==> inputs of build 97 <==
==> flow/design.v <==
module interFrameSpace (samplePoint, rst, canRX, frameReady, endOverload, isOverload, isStart);
	input wire samplePoint, rst, canRX, frameReady, endOverload;
	output wire isOverload, isStart;
	parameter bit1_intermission = 0, bit2_intermission = 1, bit3_intermission = 2, bus_idle = 3;
	reg [2:0]state;
	reg isOverload0, isStart0;
	reg endError;
	assign isOverload = isOverload0;
	assign isStart = isStart0;
	always @ (posedge samplePoint) begin
		if (rst) begin
			state <= bus_idle;
			isOverload0 <= 0;
			isStart0 <= 0;
			endError <= 0;
		end else begin
		if (frameReady == 0)begin
			state <= bit1_intermission;
			isOverload0 <= 0;
			isStart0 <= 0;
			if (endOverload)
				endError <= 1;
		end
		if (isOverload) begin
			isOverload0 <= 0;
		end
		if (frameReady == 1 && endOverload == 1) begin
			if (canRX == 1) begin
				state <= bit2_intermission;
				isOverload0 <= 0;
				isStart0 <= 0;
			end else begin
				state <= bit1_intermission;
				isOverload0 <= 1;
				isStart0 <= 0;
			end
		end
		if ((frameReady == 1 && endOverload == 0) || endError == 1) begin
			case (state)
				bit1_intermission:
					if (canRX == 1) begin
						state <= bit2_intermission;
						isOverload0 <= 0;
						isStart0 <= 0;
					end else begin
						state <= bit1_intermission;
						isOverload0 <= 1;
						isStart0 <= 0;
						endError <= 0;
					end
				bit2_intermission:
					if (canRX == 1) begin
						state <= bit3_intermission;
						isOverload0 <= 0;
						isStart0 <= 0;
					end else begin
						state <= bit1_intermission;
						isOverload0 <= 1;
						isStart0 <= 0;
						endError <= 0;
					end
				bit3_intermission:
					if (canRX == 1) begin
						state <= bus_idle;
						isOverload0 <= 0;
						isStart0 <= 0;
					end else begin
						state <= bit1_intermission;
						isOverload0 <= 0;
						isStart0 <= 1;
						endError <= 0;
					end
				bus_idle:
					if (canRX == 1) begin
						state <= bus_idle;
						isOverload0 <= 0;
						isStart0 <= 0;
					end else begin
						state <= bit1_intermission;
						isOverload0 <= 0;
						isStart0 <= 1;
						endError <= 0;
					end
			endcase
		end
		end
	end
endmodule
module overload (samplePoint, rst, canRX, isOverload, isError, endOverload);
	input wire samplePoint, rst, canRX, isOverload, isError;
	output wire endOverload;
	parameter overload_flag = 0, overload_superposition = 1, overload_delimiter = 2;
	reg [1:0]state;
	reg [4:0]count;
	reg endOverload0;
	reg alredyOverError;
	assign endOverload = endOverload0;
	always @ (posedge samplePoint) begin
		if (rst) begin
			state <= overload_flag;
			count <= 0;
			endOverload0 <= 0;
			alredyOverError <= 0;
		end else begin
		if (endOverload0) begin
			endOverload0 <= 0;
		end
		if (isOverload == 1 || isError == 1 || alredyOverError == 1) begin
			case (state)
				overload_flag:  
					if (isOverload == 1 || alredyOverError == 1) begin
						if (canRX == 0) begin 
							if (count == 4) begin
								state <= overload_superposition;
								count <= count + 1;
							end else begin
								alredyOverError <= 1;
								count <= count + 1;
							end
						end else if (canRX == 1) begin
							alredyOverError <= 1;
							count <= 0;
							state <= overload_flag;
						end
					end else if (isError == 1 || alredyOverError == 1) begin
						if (canRX == 0) begin 
							if (count == 5) begin
								state <= overload_superposition;
								count <= count + 1;
							end else begin
								alredyOverError <= 1;
								count <= count + 1;
							end
						end else if (canRX == 1) begin
							alredyOverError <= 1;
							count <= 0;
							state <= overload_flag;
						end
					end
				overload_superposition:
					if (canRX == 0) begin 
						if (count < 11) begin
							count <= count + 1;
						end else begin
							count <= 0;
							state <= overload_flag;
						end
					end else if (canRX == 1) begin
						state <= overload_delimiter;
						count <= 1;
					end
				overload_delimiter:
					if (canRX == 1) begin 
						if (count < 7) begin
							count <= count + 1;
						end else begin
							endOverload0 <= 1;
							alredyOverError <= 0;
							state <= overload_flag;
							count <= 0;
						end
					end else if (canRX == 0) begin
						if (count == 7) begin 
							state <= overload_flag;
							count <= 1;
						end else begin
							count <= 0;
							state <= overload_flag;
						end
					end
			endcase
		end
		end
	end
endmodule
module framecontroller
(
	input	sp, rst, CAN_RX, reset, isStuff, errorFlag,
	output reg BS_onoff,
	output reg [1:0]CRCtype,
	output reg BRS_Stop,
	output reg invalidBit,
	output reg  CRCcalc_on,
	output reg  CRCtime, 
	output reg ackValue,
	output reg  RTR_SRR,
	output reg  IDE,
	output reg 	EDL,
	output reg  BRS,
	output reg RTR_r1,
	output reg frameReady
);
	parameter arbID_st = 0, RTR_SRR_st = 1, IDE0_st = 2, IDE1_st = 3, r0_EDL_st = 4;
	parameter extID_st = 5, extRTR_st = 6, r1_EDL_st = 7, r0_FD_st = 8, BRS_st = 9;
	parameter ESI_st = 10, DLC_st = 11, data_st = 12, crc15_st = 13, crc17_st = 14;
	parameter crc21_st = 15, crcDel_st = 16, ack_st = 17, ackDel_st = 18, eof_st = 19;
	parameter ready_st = 20, error_st = 21;
	reg		[4:0]state;
	reg		[9:0]cont;
	reg		[6:0]dlc;
	reg		FD;
	reg		bitlido;
	reg		frameReady_v;
	always @ (posedge sp) begin
		if (rst) begin
			state <= ready_st;
			cont = 0;
			dlc = 0;
			FD = 0;
			BS_onoff = 0;
			CRCtype = 0;
			CRCtime = 0;
			CRCcalc_on = 0;
			BRS_Stop = 0;
			invalidBit = 0;
			ackValue = 0;
			RTR_SRR = 0;
			IDE = 0;
			EDL = 0;
			BRS = 0;
			RTR_r1 = 0;
			frameReady_v = 1;
		end
		else
		if (reset) begin
			state <= arbID_st;
			cont = 1;
			dlc = 0;
			FD = 0;
			BS_onoff = 0;
			CRCtype = 0;
			CRCtime = 0;
			CRCcalc_on = 0;
			BRS_Stop = 0;
			invalidBit = 0;
			ackValue = 0;
			RTR_SRR = 0;
			IDE = 0;
			EDL = 0;
			BRS = 0;
			RTR_r1 = 0;
			frameReady_v = 0;
			BS_onoff = 1;
			CRCcalc_on = 1;
			if(errorFlag)
			begin
				state <= error_st;
			end
		end
		else
		if (~isStuff) begin
			case (state)
				arbID_st:  
					begin
						if(cont < 10)
						begin
							cont = cont +1;
						end
						else
						begin
							state <= RTR_SRR_st;
						end
					end
				RTR_SRR_st:  
					begin
						RTR_SRR = CAN_RX;
						if (CAN_RX)
						begin
							state <= IDE1_st;
						end
						else
						begin
							state <= IDE0_st;
						end
					end
				IDE0_st:
					begin
					IDE = CAN_RX;
					if(~CAN_RX)
						begin
							state <= r0_EDL_st;
						end
					else
						begin
							state <= error_st;
						end
					end
				IDE1_st:
					begin
					IDE = CAN_RX;
					if (CAN_RX)
						begin
							cont = 0;
							state <= extID_st;
						end
						else
						begin
							state <= r0_EDL_st;
						end
					end
				extID_st:
					if (cont < 17)
					begin
						cont = cont + 1;
					end
					else
					begin
						state <= extRTR_st;
					end
				extRTR_st:
					begin
						RTR_r1 = CAN_RX;
						state <= r1_EDL_st;
					end
				r1_EDL_st:
					begin
						EDL = CAN_RX;
						if (CAN_RX)
						begin
							state <= r0_FD_st;
						end
						else
						begin
							state <= r0_EDL_st;
						end
					end
				r0_EDL_st:
					begin
						EDL = CAN_RX;
						if (CAN_RX)
						begin
							state <= r0_FD_st;
						end
						else
						begin
							cont = 0;
							state <= DLC_st;
						end
					end
				r0_FD_st:
					if(~CAN_RX)
					begin
						FD = 1;
						state <= BRS_st;
					end
					else
					begin
						state <= error_st;
					end
				BRS_st:
					begin
						BRS = CAN_RX;
						BRS_Stop = CAN_RX;
						state <= ESI_st;
					end
				ESI_st:
					begin
						cont = 0;
						state <= DLC_st;
					end
				DLC_st: 
					begin
						dlc = dlc << 1;
						dlc = dlc + CAN_RX;
						cont = cont + 1;
						bitlido = CAN_RX;
						if (cont == 4  && dlc != 0) 
						begin
							cont = 0;
							if(dlc > 8 && FD == 0)
							begin
								dlc = 8;
							end
							else if(dlc > 8)
							begin
								case(dlc)
									9:
										dlc = 12;
									10:
										dlc = 16;
									11:
										dlc = 20;
									12:
										dlc = 24;
									13:
										dlc = 32;
									14:
										dlc = 48;
									15:
										dlc = 64;
								endcase
							end
							state <= data_st;
						end
						else if(cont == 4 && dlc == 0)
						begin
							cont =0;
							if(FD == 0)
							begin
								state <= crc15_st;
							end
							else if(dlc <= 16)
							begin
								state <= crc17_st;
							end
							else
							begin
								state <= crc21_st;
							end
						end
					end
				data_st:
					begin
						if(FD)
							begin
								BRS_Stop = 1;
							end
						cont = cont + 1;
						if (cont==8*dlc)  
						begin
							if(FD == 0)
							begin
								cont = 0;
								state <= crc15_st;
							end
							else if(dlc <= 16)
							begin
								cont = 0;
								state <= crc17_st;
							end
							else
							begin
								cont = 0;
								state <= crc21_st;
							end
						end
					end
				crc15_st:
					begin
						CRCcalc_on =0;
						CRCtime = 1;
						CRCtype = 1;
						cont = cont +1;
						if (cont==15)
						begin
							state <= crcDel_st;
						end
					end
				crc17_st:
					begin
						CRCcalc_on =0;
						CRCtime = 1;
						CRCtype = 2;
						cont = cont +1;
						if (cont==17)
						begin
							state <= crcDel_st;
						end
					end
				crc21_st:
					begin
						CRCcalc_on =0;
						CRCtime = 1;
						CRCtype = 3;
						cont = cont +1;
						if (cont==21)
						begin
							state <= crcDel_st;
						end
					end
				crcDel_st:
					begin
						CRCtime = 0;
						CRCtype = 0;
						BS_onoff = 0;
						BRS_Stop = 0;
						if(CAN_RX)
						begin
							state <= ack_st;
						end
						else
						begin
							state <= error_st;
						end
					end
				ack_st:
					state <= ackDel_st;
				ackDel_st:
					if(CAN_RX)
					begin
						cont = 0;
						state <= eof_st;
					end
					else
					begin
						state <= error_st;
					end
				eof_st:
					begin
						cont = cont +1;
						if(cont==7)
						begin
							frameReady_v = 1;
							state <= ready_st;
						end
					end
				ready_st:
					begin
						frameReady_v = 1;
						state <= ready_st;
					end
				error_st:
					begin
						cont = 0;
						dlc = 0;
						FD = 0;
					end
			endcase
		end
		frameReady <= frameReady_v;
	end
endmodule
module DatavsRemote(
RTR_SRR,
IDE,
RTR_r1,
isRemote
);
	input RTR_SRR, IDE, RTR_r1;
	output isRemote;
	assign isRemote = RTR_SRR & (IDE ~^ RTR_r1);
endmodule
module frameSize
(
	input	sp, rst, isStuff, reset,
	output reg [9:0] size
);
	always @ (posedge sp) begin
		if (rst)
			begin
				size <= 10'b0;
			end
		else if (reset)
			begin
				size <= 10'b1;
			end
		else if (~isStuff)
			begin
				size <= size + 1;
			end
	end
endmodule
module frameStorage
(
	input	sp, rst, CAN_RX, isStuff, reset,
	output reg [150:0] frame
);
	always @ (posedge sp) begin
		if (rst)
			begin
				frame = 0;
			end
		else if (reset)
			begin
				frame = 0;
				frame = frame << 1;
				frame = frame + CAN_RX;
			end
		else if (~isStuff)
			begin
				frame = frame << 1;
				frame = frame + CAN_RX;
			end
	end
endmodule
module frameMakerTop (samplePoint, reset, canRX, isError, isStuff, endOverload, BS_onoff, CRCtype, BRS_Stop, invalidBit, CRCcalc_on, CRCtime, ackValue, IDE, EDL, BRS, isRemote, size, frame, frameReady, isStart);
	input wire samplePoint, reset, canRX, isError, isStuff;
	output wire endOverload, BS_onoff, BRS_Stop, invalidBit, CRCcalc_on, CRCtime, ackValue, IDE, EDL, BRS, isRemote, frameReady, isStart;
	output wire [1:0] CRCtype;
	output wire [9:0] size;
	output wire [150:0] frame;
	wire isOverloadFromInterframe, RTR_SRR, RTR_r1;
	interFrameSpace ifs (samplePoint, reset, canRX, frameReady, endOverload, isOverloadFromInterframe, isStart);
	overload ov (samplePoint, reset, canRX, isOverloadFromInterframe, isError, endOverload);
	framecontroller fc (samplePoint, reset, canRX, isStart, isStuff, isError, BS_onoff, CRCtype, BRS_Stop, invalidBit, CRCcalc_on, CRCtime, ackValue, RTR_SRR, IDE, EDL, BRS, RTR_r1, frameReady);
	DatavsRemote dr (RTR_SRR, IDE, RTR_r1, isRemote);
	frameSize fsz (samplePoint, reset, isStuff, isStart, size);
	frameStorage fst (samplePoint, reset, canRX, isStuff, isStart, frame);
endmodule
==> flow/run.sh <==
#!/bin/bash
# the make line also repeats each setting of config.mk as NAME=value (left out here)
make -C /OpenROAD-flow-scripts/flow DESIGN_CONFIG=/design/flow/config.mk WORK_HOME=/design/flow/orfs CLKGATE_MAP_FILE= finish
==> flow/config.mk <==
export PLATFORM = sky130hd
export DESIGN_NAME = frameMakerTop
export DESIGN_NICKNAME = frameMakerTop
export VERILOG_FILES = /design/flow/design.v
export SDC_FILE = /design/flow/constraint.sdc
export NUM_CORES = 4
export LEC_CHECK = 0
export ABC_AREA = 0
export CAP_MARGIN = 10
export CELL_PAD_IN_SITES_DETAIL_PLACEMENT = 0
export CORE_ASPECT_RATIO = 0.82
export CORE_MARGIN = 2
export CORE_UTILIZATION = 65
export CTS_CLUSTER_SIZE = 58
export GPL_ROUTABILITY_DRIVEN = 0
export MAX_ROUTING_LAYER = met4
export PLACE_DENSITY = 0.61
export SLEW_MARGIN = 20
export TNS_END_PERCENT = 40
==> flow/constraint.sdc <==
create_clock -name core_clock -period 2.44 [get_ports {samplePoint}]
set_input_delay 0.4880 -clock core_clock [delete_from_list [all_inputs] [get_ports {samplePoint}]]
set_output_delay 0.4880 -clock core_clock [all_outputs]
set_load 0.01 [all_outputs]
==> inputs of build 1, as changes to build 97 <==
==> flow/config.mk (replaced) <==
export PLATFORM = sky130hd
export DESIGN_NAME = frameMakerTop
export DESIGN_NICKNAME = frameMakerTop
export VERILOG_FILES = /design/flow/design.v
export SDC_FILE = /design/flow/constraint.sdc
export NUM_CORES = 4
export LEC_CHECK = 0
export ABC_AREA = 1
export CAP_MARGIN = 20
export CORE_MARGIN = 2
export CORE_UTILIZATION = 66
export CTS_CLUSTER_DIAMETER = 192
export CTS_CLUSTER_SIZE = 72
export HOLD_SLACK_MARGIN = 0.3
export SLEW_MARGIN = 20
==> flow/constraint.sdc (replaced) <==
create_clock -name core_clock -period 1.67 [get_ports {samplePoint}]
set_input_delay 0.3340 -clock core_clock [delete_from_list [all_inputs] [get_ports {samplePoint}]]
set_output_delay 0.3340 -clock core_clock [all_outputs]
set_load 0.01 [all_outputs]
==> inputs of trial 30, as changes to build 97 <==
==> flow/config.mk (replaced) <==
export PLATFORM = sky130hd
export DESIGN_NAME = frameMakerTop
export DESIGN_NICKNAME = frameMakerTop
export VERILOG_FILES = /design/flow/design.v
export SDC_FILE = /design/flow/constraint.sdc
export NUM_CORES = 4
export LEC_CHECK = 0
export ABC_AREA = 1
export CAP_MARGIN = 20
export CORE_MARGIN = 2
export CORE_UTILIZATION = 37
export HOLD_SLACK_MARGIN = 0.07
export MAX_ROUTING_LAYER = met4
export MIN_ROUTING_LAYER = met2
export SLEW_MARGIN = 20
==> flow/constraint.sdc (replaced) <==
create_clock -name core_clock -period 4.28 [get_ports {samplePoint}]
set_input_delay 0.8560 -clock core_clock [delete_from_list [all_inputs] [get_ports {samplePoint}]]
set_output_delay 0.8560 -clock core_clock [all_outputs]
set_load 0.01 [all_outputs]
==> results <==
| quantity | build 97 | build 1 | trial 30 |
|---|---|---|---|
| Relative slew slack | 53.96% | - | 56.17% |
| Number of inverters outside the clock class in the layout | 21 | - | 97 |
| Utilization after layout | 85.15% | - | 49.17% |
| XOR/XNOR Fraction of Synth Area | 1.803% | 0% | 0% |
| Area share of the leading cell type in the synthesized netlist | 47.72% | 48.98% | 48.98% |
| Max power group | registers | - | clock |
| Seq pwr share | 49.5% | - | 45.9% |
| Number of vias in the routed layout | 8244 | - | 12610 |
| Count of multi-input gates | 732 | - | 917 |
| Ratio of final minimum period to clock period | 95.01% | - | 63.88% |
| Highest metal layer used by the detailed router | met4 | - | met4 |
| Syn_area_per_cell | 9.189 um2 | 7.182 um2 | 7.182 um2 |
| Internal power | 5996 uW | - | 3608 uW |
| Final Cell Area | 12400 um2 | - | 12310 um2 |
| Final sequential cell count | 230 | - | 230 |
| Starting density of the core | 66.25% | 67.73% | 37.55% |
| Post-synthesis instance total | 1050 | 1309 | 1309 |
| Power per Cell Area | 622.3 nW/um2 | - | 386.9 nW/um2 |
| Max-cap violations | 0 | - | 0 |
| Launching element of the worst setup path | fc.cont[0] | - | canRX |
| Insertion Delay late pin | 500 ps | - | 540 ps |
| Routed Wire Length | 24100 um | - | 27450 um |
| Status | complete, no violations | did not finish | complete, no violations |
| Last stage reached | - | global routing | - |
| Count of buffer and inverter cells on the critical path | 1 | - | 4 |
| Placeable Area | 14560 um2 | 13880 um2 | 25040 um2 |
Power is estimated from default activity; no workload was simulated.
